`design.v`:
```
module matrix_mul(
    input wire clk,
    input wire reset,
    input wire start,
    input wire [8:0][7:0] matrix_a,
    input wire [8:0][7:0] matrix_b,
    output reg [8:0][15:0] result,
    output reg done
);
reg [3:0] state;
reg [3:0] i, j, k;
reg [15:0] sum;
localparam IDLE = 4'd0, MULTIPLY = 4'd1, DONE = 4'd2;
always @(posedge clk or posedge reset) begin
    if (reset) begin
        state <= IDLE;
        done <= 0;
        i <= 0;
        j <= 0;
        k <= 0;
        sum <= 0;
    end else begin
        case (state)
            IDLE: begin
                if (start) begin
                    state <= MULTIPLY;
                    i <= 0;
                    j <= 0;
                    k <= 0;
                    sum <= 0;
                    done <= 0;
                end
            end
            MULTIPLY: begin
                if (k == 3) begin
                    result[i*3 + j] <= sum;
                    sum <= 0;
                    k <= 0;
                    if (j == 2) begin
                        j <= 0;
                        if (i == 2) begin
                            state <= DONE;
                        end else begin
                            i <= i + 1;
                        end
                    end else begin
                        j <= j + 1;
                    end
                end else begin
                    sum <= sum + matrix_a[i*3 + k] * matrix_b[k*3 + j];
                    k <= k + 1;
                end
            end
            DONE: begin
                done <= 1;
                state <= IDLE;
            end
        endcase
    end
end
endmodule
```
`run.sh`:
```
#!/bin/bash
# the make line also repeats each setting of config.mk as NAME=value (left out here)
make -C /OpenROAD-flow-scripts/flow DESIGN_CONFIG=/design/flow/config.mk WORK_HOME=/design/flow/orfs CLKGATE_MAP_FILE= finish
```
`config.mk`:
```
export PLATFORM = sky130hd
export DESIGN_NAME = matrix_mul
export DESIGN_NICKNAME = matrix_mul
export VERILOG_FILES = /design/flow/design.v
export SDC_FILE = /design/flow/constraint.sdc
export NUM_CORES = 4
export LEC_CHECK = 0
export CAP_MARGIN = 20
export CORE_MARGIN = 2
export CORE_UTILIZATION = 19
export PLACE_DENSITY = 0.6
export SLEW_MARGIN = 20
```
`constraint.sdc`:
```
create_clock -name core_clock -period 14.7 [get_ports {clk}]
set_input_delay 2.9400 -clock core_clock [delete_from_list [all_inputs] [get_ports {clk}]]
set_output_delay 2.9400 -clock core_clock [all_outputs]
set_load 0.01 [all_outputs]
```
==> results of run 1 <==
-- metrics by stage --
step | hold slack, ns | std cells | util | area (um2) | setup slack (ns)
2_1_floorplan | 0.459 | 964 | - | 12200 | 1.16
3_3_place_gp | 0.481 | 2067 | 0.253 | 16000 | 5.89
3_5_place_dp | 0.501 | 2068 | 0.254 | 16100 | 5.82
4_1_cts | 0.514 | 2100 | 0.263 | 16700 | 6.30
5_1_grt | 0.530 | 2100 | 0.264 | 16700 | 6.07
6_report | 0.510 | 2100 | 0.264 | 16700 | 6.29
-- layout make-up --
cell class,count,area share
multi-input cells,643,0.388
inverters,96,0.0216
clock buffers,19,0.0259
clock inverters,13,0.0118
repair buffers,307,0.182
well taps,846,0.0634
flip-flops and latches,176,0.307
-- metal layers --
layer / vias to the layer above / wire length (um) / track usage
met1: 4372 / 15900 / 0.140
met5: - / 0 / 0
met3: 42 / 1320 / 0.0197
li1: 4026 / - / -
met2: 236 / 19000 / 0.196
met4: 0 / 711 / 0.0275
==> changes_impl.md, run 1 <==
### Physical design

- Distinct lib cells: 64
- Sequential cell area fraction in the yosys report: 0.420
- Setup_tns: 0 ns
- Critical Path Slowest Stage Cell: fa_1
- Synth warnings: 1
- Fillers: 6589
- Mux frac, synth: 0.213
- Most used flip-flop cell: edfxtp_1
- N_diodes: 0
- Mapped cell area: 12200 um2
- Vias in the first global route: 9174
- Outcome: timing/DRC/antenna clean
- Global-route wire length before repair: 56.3 mm
- Worst slew pin tran: 1.03 ns
- Overflow after GRT: 0
- Top cells by count: edfxtp_1 (144), inv_1 (96), mux2_2 (90)
- Avg Inst Size Synth: 12.7 um2
- Gate Area: 6480 um2
- Post-synth EDFFs: 144
- Cell count after synthesis: 964
- Setup crit start: matrix_b[35]
- TritonCTS Buffers: 17
- CP Cell Sequence: clkdlybuf4s50_1 -> mux4_2 -> mux2i_1 -> nor2_1 -> a21oi_1 -> nor2_1 -> and2_1 -> fa_1 -> inv_1 -> fa_1 -> inv_1 -> fa_1 -> fa_1 -> ha_1 -> or2_2 -> a21oi_1 -> o31ai_1 -> or4_1 -> o311a_1 -> xor2_1 -> a22o_1
- Avg WL per Cell: 17.6 um
- Initial antenna violation count: 0
- YS chip area: 12200 um2
- Cells in synth_stat.txt: 964
- Most frequent cell after synthesis: edfxtp_1
- Largest net degree at the start of global routing: 86
- Total GRT Usage: 0.111
- Reg area: 5130 um2
- DR vias: 8676
- Setup Crit Path Kind: input port to flop
- CTS-repair resized insts: 0
- Crit end category: flop
- Most used cell, CP: fa_1
- Critical Path RT: 15.04 ns
- Hold-fix buffers at CTS: 0
- I/O pin count: 292
- Slew headroom: 0.314
- Hold Path Depth: 1
- Yosys reg bits: 176
- Die Area: 66300 um2
- CTS Buffer Depth: 2
- Minimum clock period: 8.41 ns
- XOR Share, Synth: 0.0178
- Core ar.: 63300 um2
- Post-synth top area cell: edfxtp_1
- Compound Share, Synth: 0.0617
- Delay-heaviest family, CP: adder cells
- 1st-iter DRT viols: 455
- Num rows: 92
- Reg2reg start: k[1]
- Crit Path Max Fanout: 5
- Setup Skew: 0.0139 ns
- Reg clk slew, reported paths: 0.08 ns
- Final period util: 0.572
- I/O Buffers: 291
- Final Max-Slew Violation Tally: 0
- Max incr delay on CP: 0.51 ns
- Antenna Nets Post-Route: 0
- DRT Pass-1 Iters: 7
- Final tally of hold violations: 0
- Max frequency: 119 MHz
- RSZ-0062 raised after global routing: false
- Via density: 4.13
- Count of final setup violators: 0
- R2R setup slack: 6.87 ns
- Fraction of synthesis flops using an asynchronous set or reset pin: 0.182
- Placed wire-length estimate: 29.2 mm
- Sink Count: 176
- CP Buf/Inv Count: 3
- Top-area cell share: 0.354
- Max-cap violations: 0
- Top non-seq family: multiplexers
- Fa+ha+maj area frac: 0.156
- Skew-Pair Late Insertion Delay: 0.44 ns
- Floorplan Nets: 1229
- CTS H-tree lvls: 4
- Hold Startpoint: state[1]
- Basic Gates by Area: 0.0812
- Post-CTS Setup Inserts: 0
- Main area contributors: edfxtp_1 (35%), fa_1 (9.3%), mux2_2 (8.3%)
- HP Class: flop to flop
- Root Driver: clkbuf_16
- R2R cell count: 22
- Area growth, synth to finish: 36.7%
- Worst setup path end: sum[14]
- Worst Setup Start Kind: input port
- Arr. time, crit path: 8.74 ns
- Tool warning count: 32
- Hold Crit Endpoint: state[0]
- Cell depth of the worst setup path: 21
- R2r endpoint: sum[14]
- Die H: 258 um
- Die W: 258 um
- Final WL: 37.0 mm
- GP Congestion: 0.902
- Floorplan utilization: 0.193
- CTS tree: built
- Nets: 1506
- Drt drc: 0
==> run 2, diff against run 1 <==
CELL_PAD_IN_SITES_GLOBAL_PLACEMENT = 0   (was default)
CORE_ASPECT_RATIO = 2.0   (was default)
CORE_UTILIZATION = 48   (was 19)
CTS_CLUSTER_DIAMETER = 336   (was default)
CTS_CLUSTER_SIZE = 71   (was default)
GPL_TIMING_DRIVEN = 1   (was default)
MAX_ROUTING_LAYER = met5   (was default)
PLACE_DENSITY = 0.41   (was 0.6)
SETUP_SLACK_MARGIN = 0.69   (was default)
TNS_END_PERCENT = 5   (was default)
clock period = 4.44 ns   (was 14.7 ns; I/O delays follow)
==> run 2 against run 1 <==
Now fails the layout checks on setup timing. Synthesized cell count stayed put. Core utilization is 46 points higher. Global-route usage is 15 points higher. Die size is 60% lower. Largest cell class unchanged.
==> changes_impl.md, run 2 <==
### Physical design

- Avg Inst Size Synth: 12.7 um2 (unchanged)
- I/O Buffers: 291 (unchanged)
- Root Driver: clkbuf_16 (unchanged)
- Drt drc: 0 (unchanged)
- R2R setup slack: -2.04 ns (was 6.87 ns)
- Hold Crit Endpoint: state[0] (unchanged)
- I/O pin count: 292 (unchanged)
- Delay-heaviest family, CP: adder cells (unchanged)
- Most frequent cell after synthesis: edfxtp_1 (unchanged)
- CTS tree: built (unchanged)
- Mux frac, synth: 0.213 (unchanged)
- Crit end category: flop (unchanged)
- Hold Path Depth: 1 (unchanged)
- Core ar.: 25000 um2 (was 63300 um2)
- Fail Reasons: setup timing
- Final period util: 1.46 (was 0.572)
- Die H: 230 um (was 258 um)
- Worst slew pin tran: 0.961 ns (was 1.03 ns)
- Skew-Pair Late Insertion Delay: 0.45 ns (was 0.44 ns)
- Nets: 1650 (was 1506)
- Count of final setup violators: 13 (was 0)
- Synth warnings: 1 (unchanged)
- Compound Share, Synth: 0.0617 (unchanged)
- Hold Startpoint: state[1] (unchanged)
- TritonCTS Buffers: 17 (unchanged)
- Slew headroom: 0.360 (was 0.314)
- Yosys reg bits: 176 (unchanged)
- Fraction of synthesis flops using an asynchronous set or reset pin: 0.182 (unchanged)
- Main area contributors: edfxtp_1 (35%), fa_1 (9.3%), mux2_2 (8.3%) (unchanged)
- Setup Skew: 0.0110 ns (was 0.0139 ns)
- DRT Pass-1 Iters: 5 (was 7)
- RSZ-0062 raised after global routing: true (was false)
- Most used cell, CP: fa_1 (unchanged)
- Distinct lib cells: 64 (unchanged)
- Reg2reg start: i[1] (was k[1])
- Most used flip-flop cell: edfxtp_1 (unchanged)
- Arr. time, crit path: 6.81 ns (was 8.74 ns)
- Top non-seq family: multiplexers (unchanged)
- CTS H-tree lvls: 4 (unchanged)
- Largest net degree at the start of global routing: 45 (was 86)
- Cells in synth_stat.txt: 964 (unchanged)
- Worst setup path end: sum[14] (unchanged)
- Fin area: 18100 um2 (was 16700 um2)
- Avg WL per Cell: 19.5 um (was 17.6 um)
- CP Buf/Inv Count: 5 (was 3)
- Sink Count: 176 (unchanged)
- Gate Area: 7190 um2 (was 6480 um2)
- Fillers: 1890 (was 6589)
- Top cells by count: edfxtp_1 (144), inv_1 (96), mux2_2 (90) (unchanged)
- Mapped cell area: 12200 um2 (unchanged)
- Cell count after synthesis: 964 (unchanged)
- Max-cap violations: 0 (unchanged)
- Basic Gates by Area: 0.0812 (unchanged)
- Vias in the first global route: 10.2k (was 9174)
- Reg clk slew, reported paths: 0.07 ns (was 0.08 ns)
- Critical Path Slowest Stage Cell: fa_2 (was fa_1)
- Final WL: 33.9 mm (was 37.0 mm)
- Overflow after GRT: 0 (unchanged)
- Worst Setup Start Kind: flop (was input port)
- Worst hold margin: 0.496 ns (was 0.510 ns)
- Max frequency: 154 MHz
- Area growth, synth to finish: 48.2% (was 36.7%)
- HP Class: flop to flop (unchanged)
- Reg area: 5130 um2 (unchanged)
- Hold-fix buffers at CTS: 0 (unchanged)
- Sequential cell area fraction in the yosys report: 0.420 (unchanged)
- Setup Crit Path Kind: flop to flop (was input port to flop)
- 1st-iter DRT viols: 414 (was 455)
- Fa+ha+maj area frac: 0.156 (unchanged)
- Critical Path RT: 4.76 ns (was 15.04 ns)
- Post-synth EDFFs: 144 (unchanged)
- R2R cell count: 26 (was 22)
- R2r endpoint: sum[14] (unchanged)
- Outcome: failed layout checks (was timing/DRC/antenna clean)
- Minimum clock period: 6.48 ns
- Num rows: 82 (was 92)
- Post-synth top area cell: edfxtp_1 (unchanged)
- Placed wire-length estimate: 26.8 mm (was 29.2 mm)
- Floorplan Nets: 1229 (unchanged)
- XOR Share, Synth: 0.0178 (unchanged)
- Final Max-Slew Violation Tally: 0 (unchanged)
- Crit Path Max Fanout: 7 (was 5)
- Final tally of hold violations: 0 (unchanged)
- Setup WS post-layout: -2.04 ns (was 6.29 ns)
- Via density: 5.42 (was 4.13)
- Floorplan utilization: 0.488 (was 0.193)
- Top-area cell share: 0.354 (unchanged)
- Antenna Nets Post-Route: 0 (unchanged)
- GP Congestion: 0.904 (was 0.902)
- Pre-CTS WS: -2.19 ns (was 5.82 ns)
- Die W: 117 um (was 258 um)
- N_diodes: 0 (unchanged)
- Cell depth of the worst setup path: 26 (was 21)
- YS chip area: 12200 um2 (unchanged)
- Placed Area: 16600 um2 (was 16100 um2)
- Die Area: 26800 um2 (was 66300 um2)
- Setup crit start: i[1] (was matrix_b[35])
- Tool warning count: 37 (was 32)
- Global-route wire length before repair: 52.2 mm (was 56.3 mm)
- DR vias: 9390 (was 8676)
- Initial antenna violation count: 0 (unchanged)
- Total GRT Usage: 0.257 (was 0.111)
- CTS Buffer Depth: 2 (unchanged)
- Max incr delay on CP: 0.58 ns (was 0.51 ns)
## run 2: area by class of cell
class / count / share of cell area
timing repair buffer: 451 / 0.244
tap: 336 / 0.0232
inverter: 96 / 0.0199
clock inverter: 12 / 0.00891
multi-input combinational: 643 / 0.397
sequential: 176 / 0.283
clock buffer: 18 / 0.0237
## run 2: timing repair
item	CTS	global route
gates cloned	1	0
pin swaps	51	39
buffers inserted	19	7
gates resized	80	68
setup endpoints to repair	160	160
## run 2: layer usage
layer	global-route usage	vias up	routed length, um
met2	0.491	312	19300
met1	0.247	4653	11400
li1	-	4321	-
met5	0	-	0
met4	0.153	0	1980
met3	0.0376	104	1220
## run 2: metrics by stage
step / setup TNS [ns] / util / cells
4_1_cts: -19.39 / 0.708 / 1725
3_5_place_dp: -21.36 / 0.664 / 1675
5_1_grt: -22.11 / 0.723 / 1732
3_3_place_gp: -19.84 / 0.664 / 1675
6_report: -19.13 / 0.723 / 1732
2_1_floorplan: -64.28 / - / 964
==> run 3, diff against run 2 <==
ABC_AREA = 1   (was default)
CELL_PAD_IN_SITES_GLOBAL_PLACEMENT = default   (was 0)
CORE_ASPECT_RATIO = 0.69   (was 2.0)
CORE_UTILIZATION = 72   (was 48)
CTS_CLUSTER_DIAMETER = 393   (was 336)
CTS_CLUSTER_SIZE = 11   (was 71)
GPL_TIMING_DRIVEN = default   (was 1)
MAX_ROUTING_LAYER = default   (was met5)
PLACE_DENSITY = 0.6   (was 0.41)
SETUP_SLACK_MARGIN = 1.26   (was 0.69)
TNS_END_PERCENT = default   (was 5)
clock period = 9.25 ns   (was 4.44 ns; I/O delays follow)
==> run 3 against run 2 <==
Now clean on timing, DRC and antenna. Register-to-register slack improved by 2.9 ns. Critical path depth rose by 5. Clock skew rose by 0.0040 ns. Maximum frequency fell by 23%. Routed wire length rose by 67%. Via count rose by 56%. Flip-flop count did not move.
==> changes_impl.md, run 3 <==
### Physical design

- Core ar.: 17400 um2 (was 25000 um2)
- Count of final setup violators: 0 (was 13)
- Main area contributors: edfxtp_1 (34%), nand2_1 (11%), fa_1 (8.9%) (was edfxtp_1 (35%), fa_1 (9.3%), mux2_2 (8.3%))
- Most frequent cell after synthesis: nand2_1 (was edfxtp_1)
- Worst setup path end: sum[12] (was sum[14])
- Yosys reg bits: 176 (unchanged)
- Most used flip-flop cell: edfxtp_1 (unchanged)
- Sequential cell area fraction in the yosys report: 0.402 (was 0.420)
- Critical Path RT: 9.61 ns (was 4.76 ns)
- Max frequency: 119 MHz (was 154 MHz)
- R2R setup slack: 0.85 ns (was -2.04 ns)
- Avg Inst Size Synth: 8.78 um2 (was 12.7 um2)
- Mapped cell area: 12800 um2 (was 12200 um2)
- CTS tree: built (unchanged)
- Cell count after synthesis: 1453 (was 964)
- Post-synth top area cell: edfxtp_1 (unchanged)
- Cells in synth_stat.txt: 1453 (was 964)
- Max-cap violations: 0 (unchanged)
- Floorplan utilization: 0.734 (was 0.488)
- Die W: 164 um (was 117 um)
- Tool warning count: 37 (unchanged)
- Worst slew pin tran: 1.07 ns (was 0.961 ns)
- Layout Cells excl Fill: 1961 (was 1732)
- Final period util: 0.908 (was 1.46)
- Setup WS post-layout: 0.852 ns (was -2.04 ns)
- Dpl cells: 1920 (was 1675)
- CTS Buffer Depth: 2 (unchanged)
- Final Core Density: 0.940 (was 0.723)
- HP Class: flop to flop (unchanged)
- RSZ-0062 raised after global routing: false (was true)
- Gate Area: 6710 um2 (was 7190 um2)
- DRT Pass-1 Iters: 22 (was 5)
- Antenna Nets Post-Route: 0 (unchanged)
- CP Buf/Inv Count: 4 (was 5)
- Final WL: 56.5 mm (was 33.9 mm)
- Reg area: 5130 um2 (unchanged)
- XOR Share, Synth: 0.0101 (was 0.0178)
- Die Area: 18800 um2 (was 26800 um2)
- Minimum clock period: 8.40 ns (was 6.48 ns)
- Arr. time, crit path: 8.76 ns (was 6.81 ns)
- Fa+ha+maj area frac: 0.149 (was 0.156)
- Initial antenna violation count: 6 (was 0)
- Crit end category: flop (unchanged)
- Reg clk slew, reported paths: 0.08 ns (was 0.07 ns)
- TritonCTS Buffers: 17 (unchanged)
- Most used cell, CP: nand2_1 (was fa_1)
- Setup Crit Path Kind: flop to flop (unchanged)
- Worst Setup Start Kind: flop (unchanged)
- Skew-Pair Late Insertion Delay: 0.47 ns (was 0.45 ns)
- Basic Gates by Area: 0.249 (was 0.0812)
- Hold Path Depth: 2 (was 1)
- Critical Path Slowest Stage Cell: fa_1 (was fa_2)
- M3 GR Usage: 0.271 (was 0.0376)
- YS chip area: 12800 um2 (was 12200 um2)
- Sink Count: 176 (unchanged)
- Setup_tns: 0 ns (was -19.13 ns)
- Compound Share, Synth: 0.111 (was 0.0617)
- Top non-seq family: simple AND/OR/NAND/NOR gates (was multiplexers)
- Max incr delay on CP: 0.66 ns (was 0.58 ns)
- Synth warnings: 1 (unchanged)
- Root Driver: clkbuf_16 (unchanged)
- CTS H-tree lvls: 4 (unchanged)
- Mux frac, synth: 0 (was 0.213)
- Distinct lib cells: 50 (was 64)
- Final tally of hold violations: 0 (unchanged)
- Outcome: timing/DRC/antenna clean (was failed layout checks)
- Avg WL per Cell: 28.8 um (was 19.5 um)
- Setup crit start: i[0] (was i[1])
- GP Congestion: 0.990 (was 0.904)
- Nets: 1978 (was 1650)
- Post-synth EDFFs: 144 (unchanged)
- Area growth, synth to finish: 27.9% (was 48.2%)
- Drt drc: 0 (unchanged)
- Total GRT Usage: 0.538 (was 0.257)
- Fraction of synthesis flops using an asynchronous set or reset pin: 0.182 (unchanged)
- I/O Buffers: 291 (unchanged)
- GR peak layer: met2 (unchanged)
- Crit Path Max Fanout: 8 (was 7)
- Via density: 7.47 (was 5.42)
- Hold Crit Endpoint: state[0] (unchanged)
- I/O pin count: 292 (unchanged)
- Largest net degree at the start of global routing: 77 (was 45)
- Cell depth of the worst setup path: 31 (was 26)
- Die H: 115 um (was 230 um)
- Reg2reg start: i[0] (was i[1])
- Placed wire-length estimate: 30.6 mm (was 26.8 mm)
- GRT met1 Usage: 0.603 (was 0.247)
- Fillers: 524 (was 1890)
- Setup Skew: 0.0150 ns (was 0.0110 ns)
- R2R cell count: 31 (was 26)
- Global-route wire length before repair: 74.9 mm (was 52.2 mm)
- Slew headroom: 0.284 (was 0.360)
- Floorplan Nets: 1718 (was 1229)
- Top cells by count: nand2_1 (381), inv_1 (154), edfxtp_1 (144) (was edfxtp_1 (144), inv_1 (96), mux2_2 (90))
- Overflow after GRT: 0 (unchanged)
- Hold-fix buffers at CTS: 0 (unchanged)
- Final Max-Slew Violation Tally: 0 (unchanged)
- Grt met2 use: 0.802 (was 0.491)
- Vias in the first global route: 13.4k (was 10.2k)
- DR vias: 14.7k (was 9390)
- Pre-CTS WS: 1.72 ns (was -2.19 ns)
- 1st-iter DRT viols: 4315 (was 414)
- Delay-heaviest family, CP: adder cells (unchanged)
- Num rows: 40 (was 82)
- Top-area cell share: 0.339 (was 0.354)
- R2r endpoint: sum[12] (was sum[14])
- Hold Startpoint: state[1] (unchanged)
==> run 3: per-layer routing <==
metal | vias to the layer above | part of all wire | wire [um]
met5 | - | 0.0041 | 231
met4 | 10 | 0.12 | 6600
met3 | 817 | 0.19 | 10800
met2 | 2012 | 0.40 | 22500
met1 | 6374 | 0.29 | 16400
li1 | 5437 | - | -
==> run 3: cell type report <==
type / instances / area share
Multi-Input combinational cell: 1054 / 0.411
Sequential cell: 176 / 0.314
Timing Repair Buffer: 302 / 0.184
Inverter: 162 / 0.0375
Clock buffer: 17 / 0.0261
Tap cell: 231 / 0.0177
Clock inverter: 15 / 0.00889
Antenna cell: 4 / 0.000613
==> run 3: timing repair <==
item                                    CTS  global route
gates resized                             0            13
endpoints found under the setup margin    0             8
buffers inserted                          0             4
==> run 3: metrics by stage <==
stage | area, um2 | hold WS, ns
2_1_floorplan | 12800 | 0.428
3_5_place_dp | 15600 | 0.489
6_report | 16300 | 0.509
3_3_place_gp | 15600 | 0.447
4_1_cts | 16200 | 0.507
5_1_grt | 16300 | 0.529
==> run 4, diff against run 3 <==
ABC_AREA = default   (was 1)
CORE_ASPECT_RATIO = default   (was 0.69)
CORE_UTILIZATION = 71   (was 72)
CTS_CLUSTER_DIAMETER = default   (was 393)
CTS_CLUSTER_SIZE = default   (was 11)
PLACE_DENSITY = default   (was 0.6)
PLACE_DENSITY_LB_ADDON = 0.24   (was default)
SETUP_SLACK_MARGIN = default   (was 1.26)
clock period = 4.92 ns   (was 9.25 ns; I/O delays follow)
==> run 4 against run 3 <==
The run now fails in 4_1_cts. Area after synthesis down 4.2%. Synthesized cell count down 34%. Die size down 2.9%.
==> changes_impl.md, run 4 <==
### Implementation results

- Outcome: stopped before the end (was timing/DRC/antenna clean)
- Stage reached: 4_1_cts
- Log Error: [ERROR DPL-0038] Utilization greater than 100%, impossible to legalize
- GP Congestion: 1.10 (was 0.990)
- Pre-CTS WS: -2.70 ns (was 1.72 ns)
- Main area contributors: edfxtp_1 (35%), fa_1 (9.3%), mux2_2 (8.3%) (was edfxtp_1 (34%), nand2_1 (11%), fa_1 (8.9%))
- Fraction of synthesis flops using an asynchronous set or reset pin: 0.182 (unchanged)
- Cells in synth_stat.txt: 964 (was 1453)
- Top non-seq family: multiplexers (was simple AND/OR/NAND/NOR gates)
- Most used flip-flop cell: edfxtp_1 (unchanged)
- Yosys reg bits: 176 (unchanged)
- Floorplan Nets: 1229 (was 1718)
- Basic Gates by Area: 0.0812 (was 0.249)
- YS chip area: 12200 um2 (was 12800 um2)
- Die Area: 18300 um2 (was 18800 um2)
- Post-synth EDFFs: 144 (unchanged)
- Placed wire-length estimate: 41.5 mm (was 30.6 mm)
- Cell count after synthesis: 964 (was 1453)
- Sequential cell area fraction in the yosys report: 0.420 (was 0.402)
- Compound Share, Synth: 0.0617 (was 0.111)
- Fa+ha+maj area frac: 0.156 (was 0.149)
- Die W: 135 um (was 164 um)
- Top cells by count: edfxtp_1 (144), inv_1 (96), mux2_2 (90) (was nand2_1 (381), inv_1 (154), edfxtp_1 (144))
- I/O pin count: 292 (unchanged)
- Mux frac, synth: 0.213 (was 0)
- Placed Area: 16300 um2 (was 15600 um2)
- XOR Share, Synth: 0.0178 (was 0.0101)
- Distinct lib cells: 64 (was 50)
- I/O Buffers: 291 (unchanged)
- Post-synth top area cell: edfxtp_1 (unchanged)
- Die H: 135 um (was 115 um)
- Mapped cell area: 12200 um2 (was 12800 um2)
- Num rows: 47 (was 40)
- Synth warnings: 1 (unchanged)
- Avg Inst Size Synth: 12.7 um2 (was 8.78 um2)
- Core ar.: 16700 um2 (was 17400 um2)
- Floorplan utilization: 0.731 (was 0.734)
- Top-area cell share: 0.354 (was 0.339)
- Most frequent cell after synthesis: edfxtp_1 (was nand2_1)
[run 4: stage by stage]
stage | std cells
2_1_floorplan | 964
3_5_place_dp | 1548
3_3_place_gp | 1548
==> run 5, diff against run 4 <==
CORE_UTILIZATION = 66   (was 71)
CTS_CLUSTER_DIAMETER = 230   (was default)
PLACE_DENSITY_LB_ADDON = default   (was 0.24)
clock period = 6.32 ns   (was 4.92 ns; I/O delays follow)
==> run 5 against run 4 <==
Area after synthesis is the same. The run fails in 5_1_grt. Die size increased by 7.4%. Synthesized cell count unchanged.
==> changes_impl.md, run 5 <==
### Implementation results

- Outcome: stopped before the end (unchanged)
- Stage reached: 5_1_grt (was 4_1_cts)
- Log Error: [ERROR GRT-0232] Routing congestion too high. Check the congestion heatmap in the GUI. (was [ERROR DPL-0038] Utilization greater than 100%, impossible to legalize)
- TritonCTS Buffers: 17
- Fa+ha+maj area frac: 0.156 (unchanged)
- Total GRT Usage: 0.665
- Distinct lib cells: 64 (unchanged)
- Avg Inst Size Synth: 12.7 um2 (unchanged)
- Yosys reg bits: 176 (unchanged)
- CTS H-tree lvls: 4
- Floorplan utilization: 0.675 (was 0.731)
- Most frequent cell after synthesis: edfxtp_1 (unchanged)
- Top non-seq family: multiplexers (unchanged)
- Top-area cell share: 0.354 (unchanged)
- Basic Gates by Area: 0.0812 (unchanged)
- Fraction of synthesis flops using an asynchronous set or reset pin: 0.182 (unchanged)
- Post-synth EDFFs: 144 (unchanged)
- XOR Share, Synth: 0.0178 (unchanged)
- Placed wire-length estimate: 28.1 mm (was 41.5 mm)
- Mapped cell area: 12200 um2 (unchanged)
- Mux frac, synth: 0.213 (unchanged)
- Cells in synth_stat.txt: 964 (unchanged)
- YS chip area: 12200 um2 (unchanged)
- Die H: 140 um (was 135 um)
- Die Area: 19600 um2 (was 18300 um2)
- Cell count after synthesis: 964 (unchanged)
- Hold-fix buffers at CTS: 0
- Post-synth top area cell: edfxtp_1 (unchanged)
- Top cells by count: edfxtp_1 (144), inv_1 (96), mux2_2 (90) (unchanged)
- Core ar.: 18100 um2 (was 16700 um2)
- Sequential cell area fraction in the yosys report: 0.420 (unchanged)
- Die W: 140 um (was 135 um)
- GP Congestion: 0.895 (was 1.10)
- Root Driver: clkbuf_16
- Sink Count: 176
- Main area contributors: edfxtp_1 (35%), fa_1 (9.3%), mux2_2 (8.3%) (unchanged)
- I/O pin count: 292 (unchanged)
- Most used flip-flop cell: edfxtp_1 (unchanged)
- Compound Share, Synth: 0.0617 (unchanged)
- I/O Buffers: 291 (unchanged)
- Floorplan Nets: 1229 (unchanged)
- Num rows: 49 (was 47)
- Overflow after GRT: 2
- CTS Buffer Depth: 2
- Synth warnings: 1 (unchanged)
## run 5: timing repair
| action | 4_1_cts |
|---|---|
| buffers inserted | 18 |
| setup endpoints to repair | 8 |
| pin swaps | 28 |
| resized | 56 |
## run 5: per-layer routing
| layer | GRT overflow | GRT usage |
|---|---|---|
| met2 | 0 | 0.885 |
| met5 | 0 | 0.253 |
| met4 | 2 | 0.612 |
| met1 | 0 | 0.669 |
| met3 | 0 | 0.457 |
## run 5: metrics by stage
step / worst slack (ns) / hold WS (ns) / area [um2] / instances
4_1_cts: -0.396 / 0.512 / 17000 / 1583
2_1_floorplan: -0.0972 / 0.459 / 12400 / 964
3_5_place_dp: -0.612 / 0.487 / 16100 / 1533
3_3_place_gp: -0.332 / 0.472 / 16100 / 1533
==> run 6, diff against run 5 <==
CORE_UTILIZATION = 65   (was 66)
CTS_CLUSTER_DIAMETER = default   (was 230)
HOLD_SLACK_MARGIN = -0.09   (was default)
SLEW_MARGIN = 0   (was 20)
TNS_END_PERCENT = 5   (was default)
clock period = 4.29 ns   (was 6.32 ns; I/O delays follow)
==> run 6 against run 5 <==
The run again fails in 5_1_grt. Area after synthesis did not move. Synthesized cell count did not move. Die size rose by 1.5%.
==> changes_impl.md, run 6 <==
### Implementation results

- Floorplan utilization: 0.657 (was 0.675)
- Root Driver: clkbuf_16 (unchanged)
- TritonCTS Buffers: 17 (unchanged)
- YS chip area: 12200 um2 (unchanged)
- Basic Gates by Area: 0.0812 (unchanged)
- Overflow after GRT: 959
- Most frequent cell after synthesis: edfxtp_1 (unchanged)
- Top-area cell share: 0.354 (unchanged)
- Die H: 141 um (was 140 um)
- Yosys reg bits: 176 (unchanged)
- Compound Share, Synth: 0.0617 (unchanged)
- I/O Buffers: 291 (unchanged)
- Distinct lib cells: 64 (unchanged)
- Post-synth top area cell: edfxtp_1 (unchanged)
- Top non-seq family: multiplexers (unchanged)
- XOR Share, Synth: 0.0178 (unchanged)
- Num rows: 50 (was 49)
- Pre-CTS WS: -2.50 ns (was -0.612 ns)
- Outcome: stopped before the end (unchanged)
- Fraction of synthesis flops using an asynchronous set or reset pin: 0.182 (unchanged)
- CTS H-tree lvls: 4 (unchanged)
- GP Congestion: 0.932 (was 0.895)
- Top cells by count: edfxtp_1 (144), inv_1 (96), mux2_2 (90) (unchanged)
- CTS Buffer Depth: 2 (unchanged)
- Mapped cell area: 12200 um2 (unchanged)
- Log Error: [ERROR GRT-0232] Routing congestion too high. Check the congestion heatmap in the GUI. (unchanged)
- Total GRT Usage: 0.907
- Fa+ha+maj area frac: 0.156 (unchanged)
- Sink Count: 176 (unchanged)
- Main area contributors: edfxtp_1 (35%), fa_1 (9.3%), mux2_2 (8.3%) (unchanged)
- Mux frac, synth: 0.213 (unchanged)
- Synth warnings: 1 (unchanged)
- Floorplan Nets: 1229 (unchanged)
- Post-synth EDFFs: 144 (unchanged)
- Sequential cell area fraction in the yosys report: 0.420 (unchanged)
- Die W: 141 um (was 140 um)
- Core ar.: 18600 um2 (was 18100 um2)
- Placed wire-length estimate: 29.0 mm (was 28.1 mm)
- Die Area: 19900 um2 (was 19600 um2)
- Cells in synth_stat.txt: 964 (unchanged)
- Dpl cells: 1585 (was 1533)
- Cell count after synthesis: 964 (unchanged)
- Avg Inst Size Synth: 12.7 um2 (unchanged)
- Most used flip-flop cell: edfxtp_1 (unchanged)
- Stage reached: 5_1_grt (unchanged)
- I/O pin count: 292 (unchanged)
==> run 6: per-stage QoR <==
stage | area [um2]
floorplan | 12400
global placement | 16600
detailed placement | 16600
CTS | 17600
==> run 6: what timing repair did <==
item / CTS
hold buffers: 0
buffers inserted: 22
resized: 74
pin swaps: 29
endpoints found under the setup margin: 150
gates cloned: 1
==> run 6: metal layers <==
metal  global-route usage  GRT overflow
met1                0.849             7
met4                 1.05           261
met2                 1.15           683
met3                0.671             8
met5                0.195             0
==> run 7, diff against run 6 <==
ABC_AREA = 0   (was default)
CORE_MARGIN = 5   (was 2)
CORE_UTILIZATION = 40   (was 65)
HOLD_SLACK_MARGIN = default   (was -0.09)
PLACE_DENSITY = 0.51   (was default)
SLEW_MARGIN = 20   (was 0)
TNS_END_PERCENT = default   (was 5)
clock period = 4.79 ns   (was 4.29 ns; I/O delays follow)
==> run 7 against run 6 <==
Now fails the layout checks on setup timing. Area after synthesis unchanged. Die size up 71%. Synthesized cell count unchanged.
==> changes_impl.md, run 7 <==
### Physical design

- Outcome: failed layout checks (was stopped before the end)
- Fail Reasons: setup timing
- Floorplan Nets: 1229 (unchanged)
- Layout Cells excl Fill: 1792
- Setup Skew: 0.0142 ns
- Fin area: 17800 um2
- Fa+ha+maj area frac: 0.156 (unchanged)
- Sink Count: 176 (unchanged)
- I/O pin count: 292 (unchanged)
- Num rows: 64 (was 50)
- Count of final setup violators: 13
- 1st-iter DRT viols: 453
- Main area contributors: edfxtp_1 (35%), fa_1 (9.3%), mux2_2 (8.3%) (unchanged)
- Antenna Nets Post-Route: 0
- YS chip area: 12200 um2 (unchanged)
- Final WL: 35.2 mm
- Skew-Pair Late Insertion Delay: 0.43 ns
- Final tally of hold violations: 0
- Hold-fix buffers at CTS: 0 (unchanged)
- R2R cell count: 25
- Arr. time, crit path: 6.76 ns
- Worst Setup Start Kind: flop
- HP Class: flop to flop
- Hold Crit Endpoint: state[0]
- Area growth, synth to finish: 46.1%
- Sequential cell area fraction in the yosys report: 0.420 (unchanged)
- Critical Path RT: 5.12 ns
- Core ar.: 30300 um2 (was 18600 um2)
- Mapped cell area: 12200 um2 (unchanged)
- Slew headroom: 0.432
- Setup WS post-layout: -1.64 ns
- Fraction of synthesis flops using an asynchronous set or reset pin: 0.182 (unchanged)
- Floorplan utilization: 0.402 (was 0.657)
- Cell count after synthesis: 964 (unchanged)
- Max incr delay on CP: 0.56 ns
- Worst slew pin tran: 0.852 ns
- Hold Startpoint: state[1]
- Max frequency: 156 MHz
- CP Buf/Inv Count: 4
- Initial antenna violation count: 0
- GRT met1 Usage: 0.269
- Via density: 5.04
- Vias in the first global route: 9512
- Die H: 185 um (was 141 um)
- Cells in synth_stat.txt: 964 (unchanged)
- Drt drc: 0
- Post-synth top area cell: edfxtp_1 (unchanged)
- N_diodes: 0
- Compound Share, Synth: 0.0617 (unchanged)
- Crit Path Max Fanout: 8
- Placed wire-length estimate: 28.4 mm (was 29.0 mm)
- Delay-heaviest family, CP: adder cells
- Critical Path Slowest Stage Cell: fa_1
- DRT Pass-1 Iters: 5
- Overflow after GRT: 0
- CTS H-tree lvls: 4 (unchanged)
- Hold Path Depth: 1
- Dpl cells: 1742 (was 1585)
- TritonCTS Buffers: 17 (unchanged)
- Yosys reg bits: 176 (unchanged)
- Root Driver: clkbuf_16 (unchanged)
- Setup crit start: k[1]
- Top non-seq family: multiplexers (unchanged)
- Most frequent cell after synthesis: edfxtp_1 (unchanged)
- Minimum clock period: 6.43 ns
- Setup_tns: -14.65 ns
- Reg clk slew, reported paths: 0.08 ns
- Crit end category: flop
- Post-synth EDFFs: 144 (unchanged)
- Most used cell, CP: fa_1
- Global-route wire length before repair: 54.3 mm
- Avg Inst Size Synth: 12.7 um2 (unchanged)
- RSZ-0062 raised after global routing: true
- Die W: 185 um (was 141 um)
- Final period util: 1.34
- Total GRT Usage: 0.205
- Nets: 1648
- Max-cap violations: 0
- Synth warnings: 1 (unchanged)
- Worst setup path end: sum[14]
- Setup Crit Path Kind: flop to flop
- CTS Buffer Depth: 2 (unchanged)
- R2R setup slack: -1.64 ns
- Pre-CTS WS: -1.82 ns (was -2.50 ns)
- Distinct lib cells: 64 (unchanged)
- Basic Gates by Area: 0.0812 (unchanged)
- Most used flip-flop cell: edfxtp_1 (unchanged)
- XOR Share, Synth: 0.0178 (unchanged)
- Cell depth of the worst setup path: 25
- Die Area: 34100 um2 (was 19900 um2)
- GP Congestion: 0.912 (was 0.932)
- Top-area cell share: 0.354 (unchanged)
- Final Max-Slew Violation Tally: 0
- Mux frac, synth: 0.213 (unchanged)
- I/O Buffers: 291 (unchanged)
- Reg2reg start: k[1]
- M3 GR Usage: 0.0357
- Avg WL per Cell: 19.6 um
- R2r endpoint: sum[14]
- Grt met2 use: 0.361
- DR vias: 9037
- CTS tree: built
- Placed Area: 16700 um2 (was 16600 um2)
- Top cells by count: edfxtp_1 (144), inv_1 (96), mux2_2 (90) (unchanged)
- GR peak layer: met2
- Tool warning count: 36
- Largest net degree at the start of global routing: 79
## run 7: final cells by class
class                      count  area, um2
clock buffer                  17        425
clock inverter                15        165
fill                        2561      12500
inverter                      96        360
multi-input combinational    643       6980
sequential                   176       5130
tap                          396        495
timing repair buffer         449       4290
## run 7: stage by stage
step                       util  hold WS (ns)
after global placement    0.549         0.476
final                     0.588         0.503
after CTS                 0.581         0.507
after floorplan               -         0.459
after detailed placement  0.549         0.492
after global routing      0.588         0.539
## run 7: what timing repair did
action                                 in CTS  in global routing
gates resized                              77                 33
endpoints found under the hold margin       0                  0
setup endpoints to repair                  13                 13
pin swaps                                  44                 33
setup buffers                              10                  9
## run 7: metal layers
metal	wire (um)	vias to the layer above
met4	439	0
met2	18000	197
met3	1460	22
met1	15300	4495
li1	-	4323
met5	0	-
==> run 8, diff against run 7 <==
ABC_AREA = 1   (was 0)
CAP_MARGIN = 0   (was 20)
CELL_PAD_IN_SITES_GLOBAL_PLACEMENT = 0   (was default)
CORE_ASPECT_RATIO = 0.5   (was default)
CORE_MARGIN = 2   (was 5)
CORE_UTILIZATION = 72   (was 40)
CTS_CLUSTER_DIAMETER = 234   (was default)
CTS_CLUSTER_SIZE = 43   (was default)
GPL_TIMING_DRIVEN = 1   (was default)
MAX_ROUTING_LAYER = met5   (was default)
PLACE_DENSITY = 0.65   (was 0.51)
SETUP_SLACK_MARGIN = -0.2   (was default)
clock period = 4.41 ns   (was 4.79 ns; I/O delays follow)
==> run 8 against run 7 <==
Area after synthesis is 4.4% higher. Synthesized cell count rose by 51%. The flow now stops in 3_5_place_dp. Die size decreased by 45%.
==> changes_impl.md, run 8 <==
### Implementation results

- Die W: 192 um (was 185 um)
- Most frequent cell after synthesis: nand2_1 (was edfxtp_1)
- Floorplan utilization: 0.735 (was 0.402)
- Post-synth EDFFs: 144 (unchanged)
- Top-area cell share: 0.339 (was 0.354)
- Synth warnings: 1 (unchanged)
- Distinct lib cells: 50 (was 64)
- GP Congestion: 1.03 (was 0.912)
- Most used flip-flop cell: edfxtp_1 (unchanged)
- Post-synth top area cell: edfxtp_1 (unchanged)
- Die H: 98.1 um (was 185 um)
- Fa+ha+maj area frac: 0.149 (was 0.156)
- Compound Share, Synth: 0.111 (was 0.0617)
- Mux frac, synth: 0 (was 0.213)
- Cell count after synthesis: 1453 (was 964)
- Num rows: 34 (was 64)
- YS chip area: 12800 um2 (was 12200 um2)
- Fraction of synthesis flops using an asynchronous set or reset pin: 0.182 (unchanged)
- Mapped cell area: 12800 um2 (was 12200 um2)
- Stage reached: 3_5_place_dp
- Outcome: stopped before the end (was failed layout checks)
- Top non-seq family: simple AND/OR/NAND/NOR gates (was multiplexers)
- Basic Gates by Area: 0.249 (was 0.0812)
- Sequential cell area fraction in the yosys report: 0.402 (was 0.420)
- Floorplan Nets: 1718 (was 1229)
- Top cells by count: nand2_1 (381), inv_1 (154), edfxtp_1 (144) (was edfxtp_1 (144), inv_1 (96), mux2_2 (90))
- Avg Inst Size Synth: 8.78 um2 (was 12.7 um2)
- Cells in synth_stat.txt: 1453 (was 964)
- Main area contributors: edfxtp_1 (34%), nand2_1 (11%), fa_1 (8.9%) (was edfxtp_1 (35%), fa_1 (9.3%), mux2_2 (8.3%))
- Log Error: [ERROR DPL-0033] detailed placement checks failed during check placement.
- Die Area: 18900 um2 (was 34100 um2)
- I/O Buffers: 291 (unchanged)
- I/O pin count: 292 (unchanged)
- Core ar.: 17400 um2 (was 30300 um2)
- Yosys reg bits: 176 (unchanged)
- XOR Share, Synth: 0.0101 (was 0.0178)
## run 8: metrics by stage
step                    instance area (um2)
after floorplan                       13100
after global placement                16900
==> run 9, diff against run 8 <==
ABC_AREA = default   (was 1)
CAP_MARGIN = 20   (was 0)
CELL_PAD_IN_SITES_GLOBAL_PLACEMENT = default   (was 0)
CORE_ASPECT_RATIO = default   (was 0.5)
CORE_UTILIZATION = 68   (was 72)
CTS_CLUSTER_DIAMETER = default   (was 234)
CTS_CLUSTER_SIZE = 34   (was 43)
GPL_TIMING_DRIVEN = default   (was 1)
MAX_ROUTING_LAYER = default   (was met5)
PLACE_DENSITY = default   (was 0.65)
SETUP_SLACK_MARGIN = default   (was -0.2)
clock period = 5.86 ns   (was 4.41 ns; I/O delays follow)
==> run 9 against run 8 <==
The flow stops in 4_1_cts. Die size up 1.0%. Area after synthesis shrank 4.2%. Synthesized cell count shrank 34%.
==> changes_impl.md, run 9 <==
### Implementation results

- Post-synth top area cell: edfxtp_1 (unchanged)
- Compound Share, Synth: 0.0617 (was 0.111)
- Floorplan utilization: 0.687 (was 0.735)
- Post-synth EDFFs: 144 (unchanged)
- Die W: 138 um (was 192 um)
- Basic Gates by Area: 0.0812 (was 0.249)
- Main area contributors: edfxtp_1 (35%), fa_1 (9.3%), mux2_2 (8.3%) (was edfxtp_1 (34%), nand2_1 (11%), fa_1 (8.9%))
- Top-area cell share: 0.354 (was 0.339)
- Core ar.: 17800 um2 (was 17400 um2)
- Top non-seq family: multiplexers (was simple AND/OR/NAND/NOR gates)
- Floorplan Nets: 1229 (was 1718)
- XOR Share, Synth: 0.0178 (was 0.0101)
- Mux frac, synth: 0.213 (was 0)
- Outcome: stopped before the end (unchanged)
- Sequential cell area fraction in the yosys report: 0.420 (was 0.402)
- Mapped cell area: 12200 um2 (was 12800 um2)
- Most used flip-flop cell: edfxtp_1 (unchanged)
- Log Error: [ERROR DPL-0033] detailed placement checks failed during check placement. (unchanged)
- Num rows: 49 (was 34)
- Cell count after synthesis: 964 (was 1453)
- Die Area: 19000 um2 (was 18900 um2)
- Most frequent cell after synthesis: edfxtp_1 (was nand2_1)
- Yosys reg bits: 176 (unchanged)
- I/O pin count: 292 (unchanged)
- Synth warnings: 1 (unchanged)
- GP Congestion: 0.938 (was 1.03)
- Cells in synth_stat.txt: 964 (was 1453)
- Fraction of synthesis flops using an asynchronous set or reset pin: 0.182 (unchanged)
- YS chip area: 12200 um2 (was 12800 um2)
- Distinct lib cells: 64 (was 50)
- I/O Buffers: 291 (unchanged)
- Stage reached: 4_1_cts (was 3_5_place_dp)
- Top cells by count: edfxtp_1 (144), inv_1 (96), mux2_2 (90) (was nand2_1 (381), inv_1 (154), edfxtp_1 (144))
- Placed Area: 16200 um2
- Placed wire-length estimate: 30.0 mm
- Fa+ha+maj area frac: 0.156 (was 0.149)
- Avg Inst Size Synth: 12.7 um2 (was 8.78 um2)
- Die H: 138 um (was 98.1 um)
run 9: stage by stage:
step | util | std cells | setup WS, ns | hold slack [ns]
2_1_floorplan | - | 964 | -0.557 | 0.459
3_3_place_gp | 0.912 | 1554 | -0.769 | 0.466
3_5_place_dp | 0.912 | 1554 | -1.24 | 0.498
==> run 10, diff against run 9 <==
CELL_PAD_IN_SITES_GLOBAL_PLACEMENT = 0   (was default)
CORE_ASPECT_RATIO = 0.86   (was default)
CORE_UTILIZATION = 58   (was 68)
CTS_CLUSTER_SIZE = default   (was 34)
GPL_TIMING_DRIVEN = 1   (was default)
MAX_ROUTING_LAYER = met4   (was default)
PLACE_DENSITY = 0.41   (was default)
clock period = 4.67 ns   (was 5.86 ns; I/O delays follow)
==> run 10 against run 9 <==
The layout now fails its checks (setup timing). Synthesized cell count unchanged. Area after synthesis unchanged. Die size up 17%.
==> changes_impl.md, run 10 <==
### Physical design

- Outcome: failed layout checks (was stopped before the end)
- Fail Reasons: setup timing
- Fa+ha+maj area frac: 0.156 (unchanged)
- Cells in synth_stat.txt: 964 (unchanged)
- N_diodes: 0
- Distinct lib cells: 64 (unchanged)
- Post-synth EDFFs: 144 (unchanged)
- Mapped cell area: 12200 um2 (unchanged)
- Floorplan Nets: 1229 (unchanged)
- Critical Path Slowest Stage Cell: fa_2
- I/O Buffers: 291 (unchanged)
- Via density: 5.86
- Placed Area: 16500 um2 (was 16200 um2)
- Max frequency: 152 MHz
- DR vias: 9896
- Global-route wire length before repair: 53.5 mm
- Setup Crit Path Kind: flop to flop
- Final Max-Slew Violation Tally: 0
- Basic Gates by Area: 0.0812 (unchanged)
- Final Core Density: 0.866
- Max-cap violations: 0
- Area growth, synth to finish: 47.4%
- Worst slew pin tran: 0.883 ns
- Avg WL per Cell: 21.5 um
- Hold-fix buffers at CTS: 0
- Reg2reg start: j[1]
- Skew-Pair Late Insertion Delay: 0.44 ns
- Nets: 1660
- Cell count after synthesis: 964 (unchanged)
- Top-area cell share: 0.354 (unchanged)
- R2R setup slack: -1.91 ns
- Antenna Nets Post-Route: 0
- Post-synth top area cell: edfxtp_1 (unchanged)
- Setup WS post-layout: -1.91 ns
- Die H: 139 um (was 138 um)
- Crit end category: flop
- R2R cell count: 23
- Tool warning count: 39
- Vias in the first global route: 9929
- Most frequent cell after synthesis: edfxtp_1 (unchanged)
- Core ar.: 20800 um2 (was 17800 um2)
- Total GRT Usage: 0.317
- Mux frac, synth: 0.213 (unchanged)
- GR peak layer: met2
- Worst setup path end: sum[14]
- Floorplan utilization: 0.588 (was 0.687)
- Setup crit start: j[1]
- Layout Cells excl Fill: 1688
- Sequential cell area fraction in the yosys report: 0.420 (unchanged)
- R2r endpoint: sum[14]
- Final tally of hold violations: 0
- Final period util: 1.41
- Count of final setup violators: 13
- Avg Inst Size Synth: 12.7 um2 (unchanged)
- Final WL: 36.3 mm
- RSZ-0062 raised after global routing: true
- I/O pin count: 292 (unchanged)
- Largest net degree at the start of global routing: 145
- 1st-iter DRT viols: 760
- Dpl cells: 1623 (was 1554)
- Hold Path Depth: 1
- HP Class: flop to flop
- DRT Pass-1 Iters: 5
- Root Driver: clkbuf_16
- CTS H-tree lvls: 4
- CP Buf/Inv Count: 2
- Top non-seq family: multiplexers (unchanged)
- Die Area: 22200 um2 (was 19000 um2)
- GRT met1 Usage: 0.413
- Num rows: 49 (unchanged)
- Hold Crit Endpoint: state[0]
- CTS Buffer Depth: 2
- TritonCTS Buffers: 17
- XOR Share, Synth: 0.0178 (unchanged)
- Initial antenna violation count: 0
- Hold Startpoint: state[1]
- Reg clk slew, reported paths: 0.08 ns
- Max incr delay on CP: 0.59 ns
- Slew headroom: 0.411
- Overflow after GRT: 0
- Setup Skew: 0.0116 ns
- Drt drc: 0
- Yosys reg bits: 176 (unchanged)
- Main area contributors: edfxtp_1 (35%), fa_1 (9.3%), mux2_2 (8.3%) (unchanged)
- Most used flip-flop cell: edfxtp_1 (unchanged)
- Synth warnings: 1 (unchanged)
- Sink Count: 176
- Fraction of synthesis flops using an asynchronous set or reset pin: 0.182 (unchanged)
- Worst hold margin: 0.512 ns
- Top cells by count: edfxtp_1 (144), inv_1 (96), mux2_2 (90) (unchanged)
- Worst Setup Start Kind: flop
- Cell depth of the worst setup path: 23
- Crit Path Max Fanout: 6
- Critical Path RT: 5.00 ns
- GP Congestion: 0.925 (was 0.938)
- Pre-CTS WS: -1.99 ns (was -1.24 ns)
- Fin area: 18000 um2
- CP Cell Sequence: fa_1 -> ha_2 -> fa_2 -> nor4_4 -> nand2_1 -> a21oi_4 -> buf_6 -> a21oi_2 -> nor2_4 -> nand2_1 -> fa_1 -> inv_1 -> fa_1 -> fa_2 -> fa_2 -> ha_2 -> and2_1 -> o21ai_2 -> o31ai_4 -> or4_1 -> o311a_1 -> xor2_1 -> a22o_1
- Placed wire-length estimate: 24.5 mm (was 30.0 mm)
- Minimum clock period: 6.58 ns
- Delay-heaviest family, CP: adder cells
- Arr. time, crit path: 6.92 ns
- YS chip area: 12200 um2 (unchanged)
- CTS tree: built
- Grt met2 use: 0.522
- Die W: 160 um (was 138 um)
- Compound Share, Synth: 0.0617 (unchanged)
- M3 GR Usage: 0.0511
- Setup_tns: -18.27 ns
## run 10: repair_timing
action                                  in CTS  in global routing
gates cloned                                 1                  0
endpoints found under the setup margin      14                 45
gates resized                               84                 68
pin swaps                                   53                 32
setup buffers                               26                 10
## run 10: layout make-up
cell class / count / area, um2
fillers: 974 / 2780
repair buffers: 461 / 4430
clock buffers: 17 / 425
flip-flops and latches: 176 / 5130
clock inverters: 15 / 148
well taps: 280 / 350
inverters: 96 / 365
multi-input cells: 643 / 7160
## run 10: routing by layer
| layer | vias to the layer above | wire, um |
|---|---|---|
| li1 | 4342 | - |
| met1 | 4927 | 14300 |
| met2 | 519 | 18200 |
| met3 | 108 | 2570 |
| met4 | 0 | 1200 |
| met5 | - | 0 |
==> run 11, diff against run 10 <==
CORE_ASPECT_RATIO = 0.5   (was 0.86)
CORE_UTILIZATION = 70   (was 58)
MAX_ROUTING_LAYER = met5   (was met4)
PLACE_DENSITY = 0.62   (was 0.41)
SETUP_SLACK_MARGIN = -0.34   (was default)
TNS_END_PERCENT = 5   (was default)
clock period = 6.76 ns   (was 4.67 ns; I/O delays follow)
==> run 11 against run 10 <==
The flow now stops in 5_1_grt. Die size shrank 16%. Synthesized cell count did not move. Area after synthesis did not move.
==> changes_impl.md, run 11 <==
### Implementation results

- GP Congestion: 0.984 (was 0.925)
- Num rows: 34 (was 49)
- Compound Share, Synth: 0.0617 (unchanged)
- Mapped cell area: 12200 um2 (unchanged)
- Sink Count: 176 (unchanged)
- Top non-seq family: multiplexers (unchanged)
- Outcome: stopped before the end (was failed layout checks)
- CTS H-tree lvls: 4 (unchanged)
- Fa+ha+maj area frac: 0.156 (unchanged)
- Most used flip-flop cell: edfxtp_1 (unchanged)
- Distinct lib cells: 64 (unchanged)
- Pre-CTS WS: -0.484 ns (was -1.99 ns)
- Placed Area: 15700 um2 (was 16500 um2)
- Synth warnings: 1 (unchanged)
- Placed wire-length estimate: 29.6 mm (was 24.5 mm)
- I/O pin count: 292 (unchanged)
- Top-area cell share: 0.354 (unchanged)
- Yosys reg bits: 176 (unchanged)
- CTS Buffer Depth: 2 (unchanged)
- Post-synth EDFFs: 144 (unchanged)
- TritonCTS Buffers: 17 (unchanged)
- Floorplan utilization: 0.709 (was 0.588)
- Basic Gates by Area: 0.0812 (unchanged)
- Die H: 97.4 um (was 139 um)
- Fraction of synthesis flops using an asynchronous set or reset pin: 0.182 (unchanged)
- Most frequent cell after synthesis: edfxtp_1 (unchanged)
- Die Area: 18600 um2 (was 22200 um2)
- Top cells by count: edfxtp_1 (144), inv_1 (96), mux2_2 (90) (unchanged)
- I/O Buffers: 291 (unchanged)
- Cells in synth_stat.txt: 964 (unchanged)
- Sequential cell area fraction in the yosys report: 0.420 (unchanged)
- Cell count after synthesis: 964 (unchanged)
- YS chip area: 12200 um2 (unchanged)
- Overflow after GRT: 93
- Log Error: [ERROR GRT-0232] Routing congestion too high. Check the congestion heatmap in the GUI.
- XOR Share, Synth: 0.0178 (unchanged)
- Post-synth top area cell: edfxtp_1 (unchanged)
- Stage reached: 5_1_grt
- Total GRT Usage: 0.831
- Floorplan Nets: 1229 (unchanged)
- Avg Inst Size Synth: 12.7 um2 (unchanged)
- Die W: 191 um (was 160 um)
- Core ar.: 17200 um2 (was 20800 um2)
- Mux frac, synth: 0.213 (unchanged)
- Main area contributors: edfxtp_1 (35%), fa_1 (9.3%), mux2_2 (8.3%) (unchanged)
- Root Driver: clkbuf_16 (unchanged)
[run 11: what timing repair did]
item / in CTS
resized: 16
hold buffers: 0
pin swaps: 5
endpoints found under the setup margin: 4
setup buffers: 3
[run 11: metrics by stage]
step	std cells	hold slack, ns	TNS (ns)	util
2_1_floorplan	964	0.459	-0.252	-
3_3_place_gp	1502	0.475	-0.188	0.909
3_5_place_dp	1502	0.495	-1.12	0.909
4_1_cts	1537	0.531	-1.00	0.951
[run 11: routing by layer]
layer / global-route usage / GRT overflow
met1: 0.850 / 2
met2: 0.944 / 40
met3: 0.731 / 3
met4: 0.816 / 47
met5: 0.332 / 1
==> run 12, diff against run 11 <==
CORE_ASPECT_RATIO = 1.48   (was 0.5)
CTS_CLUSTER_DIAMETER = 242   (was default)
CTS_CLUSTER_SIZE = 87   (was default)
HOLD_SLACK_MARGIN = 0.3   (was default)
PLACE_DENSITY = default   (was 0.62)
PLACE_DENSITY_LB_ADDON = 0.06   (was default)
SETUP_SLACK_MARGIN = default   (was -0.34)
clock period = 6.56 ns   (was 6.76 ns; I/O delays follow)
==> run 12 against run 11 <==
Area after synthesis stayed put. Die size is 0.24% lower. The run fails in 4_1_cts. Synthesized cell count stayed put.
==> changes_impl.md, run 12 <==
### Implementation results

- Outcome: stopped before the end (unchanged)
- I/O Buffers: 291 (unchanged)
- Top-area cell share: 0.354 (unchanged)
- Mapped cell area: 12200 um2 (unchanged)
- Post-synth top area cell: edfxtp_1 (unchanged)
- Die W: 113 um (was 191 um)
- Dpl cells: 1499 (was 1502)
- Num rows: 58 (was 34)
- Basic Gates by Area: 0.0812 (unchanged)
- I/O pin count: 292 (unchanged)
- Pre-CTS WS: -0.572 ns (was -0.484 ns)
- Yosys reg bits: 176 (unchanged)
- Cells in synth_stat.txt: 964 (unchanged)
- Most frequent cell after synthesis: edfxtp_1 (unchanged)
- Avg Inst Size Synth: 12.7 um2 (unchanged)
- Stage reached: 4_1_cts (was 5_1_grt)
- Floorplan utilization: 0.716 (was 0.709)
- Placed wire-length estimate: 28.5 mm (was 29.6 mm)
- Log Error: [ERROR DPL-0038] Utilization greater than 100%, impossible to legalize (was [ERROR GRT-0232] Routing congestion too high. Check the congestion heatmap in the GUI.)
- Cell count after synthesis: 964 (unchanged)
- Mux frac, synth: 0.213 (unchanged)
- Compound Share, Synth: 0.0617 (unchanged)
- Most used flip-flop cell: edfxtp_1 (unchanged)
- GP Congestion: 0.962 (was 0.984)
- Fa+ha+maj area frac: 0.156 (unchanged)
- XOR Share, Synth: 0.0178 (unchanged)
- Die Area: 18500 um2 (was 18600 um2)
- Die H: 165 um (was 97.4 um)
- Distinct lib cells: 64 (unchanged)
- Main area contributors: edfxtp_1 (35%), fa_1 (9.3%), mux2_2 (8.3%) (unchanged)
- Post-synth EDFFs: 144 (unchanged)
- Core ar.: 17100 um2 (was 17200 um2)
- Sequential cell area fraction in the yosys report: 0.420 (unchanged)
- Top non-seq family: multiplexers (unchanged)
- YS chip area: 12200 um2 (unchanged)
- Floorplan Nets: 1229 (unchanged)
- Synth warnings: 1 (unchanged)
- Fraction of synthesis flops using an asynchronous set or reset pin: 0.182 (unchanged)
- Top cells by count: edfxtp_1 (144), inv_1 (96), mux2_2 (90) (unchanged)
[run 12: per-stage QoR]
stage               setup TNS (ns)  cell area, um2
global placement            -0.418           15800
floorplan                   -0.739           12200
detailed placement           -2.05           15800
==> run 13, diff against run 12 <==
CELL_PAD_IN_SITES_GLOBAL_PLACEMENT = default   (was 0)
CORE_ASPECT_RATIO = default   (was 1.48)
CORE_UTILIZATION = 65   (was 70)
CTS_CLUSTER_DIAMETER = default   (was 242)
CTS_CLUSTER_SIZE = default   (was 87)
GPL_TIMING_DRIVEN = default   (was 1)
HOLD_SLACK_MARGIN = default   (was 0.3)
MAX_ROUTING_LAYER = default   (was met5)
PLACE_DENSITY_LB_ADDON = default   (was 0.06)
SETUP_SLACK_MARGIN = 1.2   (was default)
SLEW_MARGIN = 0   (was 20)
TNS_END_PERCENT = default   (was 5)
clock period = 4.19 ns   (was 6.56 ns; I/O delays follow)
==> run 13 against run 12 <==
Synthesized cell count unchanged. Die size up 7.3%. The flow again stops in 4_1_cts. Area after synthesis unchanged.
==> changes_impl.md, run 13 <==
### Implementation results

- Outcome: stopped before the end (unchanged)
- Basic Gates by Area: 0.0812 (unchanged)
- Fa+ha+maj area frac: 0.156 (unchanged)
- XOR Share, Synth: 0.0178 (unchanged)
- GP Congestion: 0.948 (was 0.962)
- Die H: 141 um (was 165 um)
- Fraction of synthesis flops using an asynchronous set or reset pin: 0.182 (unchanged)
- Sequential cell area fraction in the yosys report: 0.420 (unchanged)
- Num rows: 50 (was 58)
- Yosys reg bits: 176 (unchanged)
- Floorplan utilization: 0.657 (was 0.716)
- Most used flip-flop cell: edfxtp_1 (unchanged)
- Top cells by count: edfxtp_1 (144), inv_1 (96), mux2_2 (90) (unchanged)
- Floorplan Nets: 1229 (unchanged)
- Top-area cell share: 0.354 (unchanged)
- Avg Inst Size Synth: 12.7 um2 (unchanged)
- Dpl cells: 1574 (was 1499)
- Post-synth EDFFs: 144 (unchanged)
- Placed Area: 16500 um2 (was 15800 um2)
- Log Error: [ERROR DPL-0033] detailed placement checks failed during check placement. (was [ERROR DPL-0038] Utilization greater than 100%, impossible to legalize)
- Top non-seq family: multiplexers (unchanged)
- Cells in synth_stat.txt: 964 (unchanged)
- YS chip area: 12200 um2 (unchanged)
- Cell count after synthesis: 964 (unchanged)
- Main area contributors: edfxtp_1 (35%), fa_1 (9.3%), mux2_2 (8.3%) (unchanged)
- Mux frac, synth: 0.213 (unchanged)
- Placed wire-length estimate: 28.7 mm (was 28.5 mm)
- Post-synth top area cell: edfxtp_1 (unchanged)
- Mapped cell area: 12200 um2 (unchanged)
- Stage reached: 4_1_cts (unchanged)
- Core ar.: 18600 um2 (was 17100 um2)
- Die W: 141 um (was 113 um)
- Distinct lib cells: 64 (unchanged)
- I/O pin count: 292 (unchanged)
- Synth warnings: 1 (unchanged)
- Die Area: 19900 um2 (was 18500 um2)
- I/O Buffers: 291 (unchanged)
- Most frequent cell after synthesis: edfxtp_1 (unchanged)
- Compound Share, Synth: 0.0617 (unchanged)
-- run 13: through the flow --
step                      hold WS (ns)  setup TNS, ns  utilization  setup slack [ns]
after floorplan                  0.459         -95.89            -             -2.23
after global placement           0.475         -23.06        0.889             -2.29
after detailed placement         0.528         -27.72        0.889             -2.63
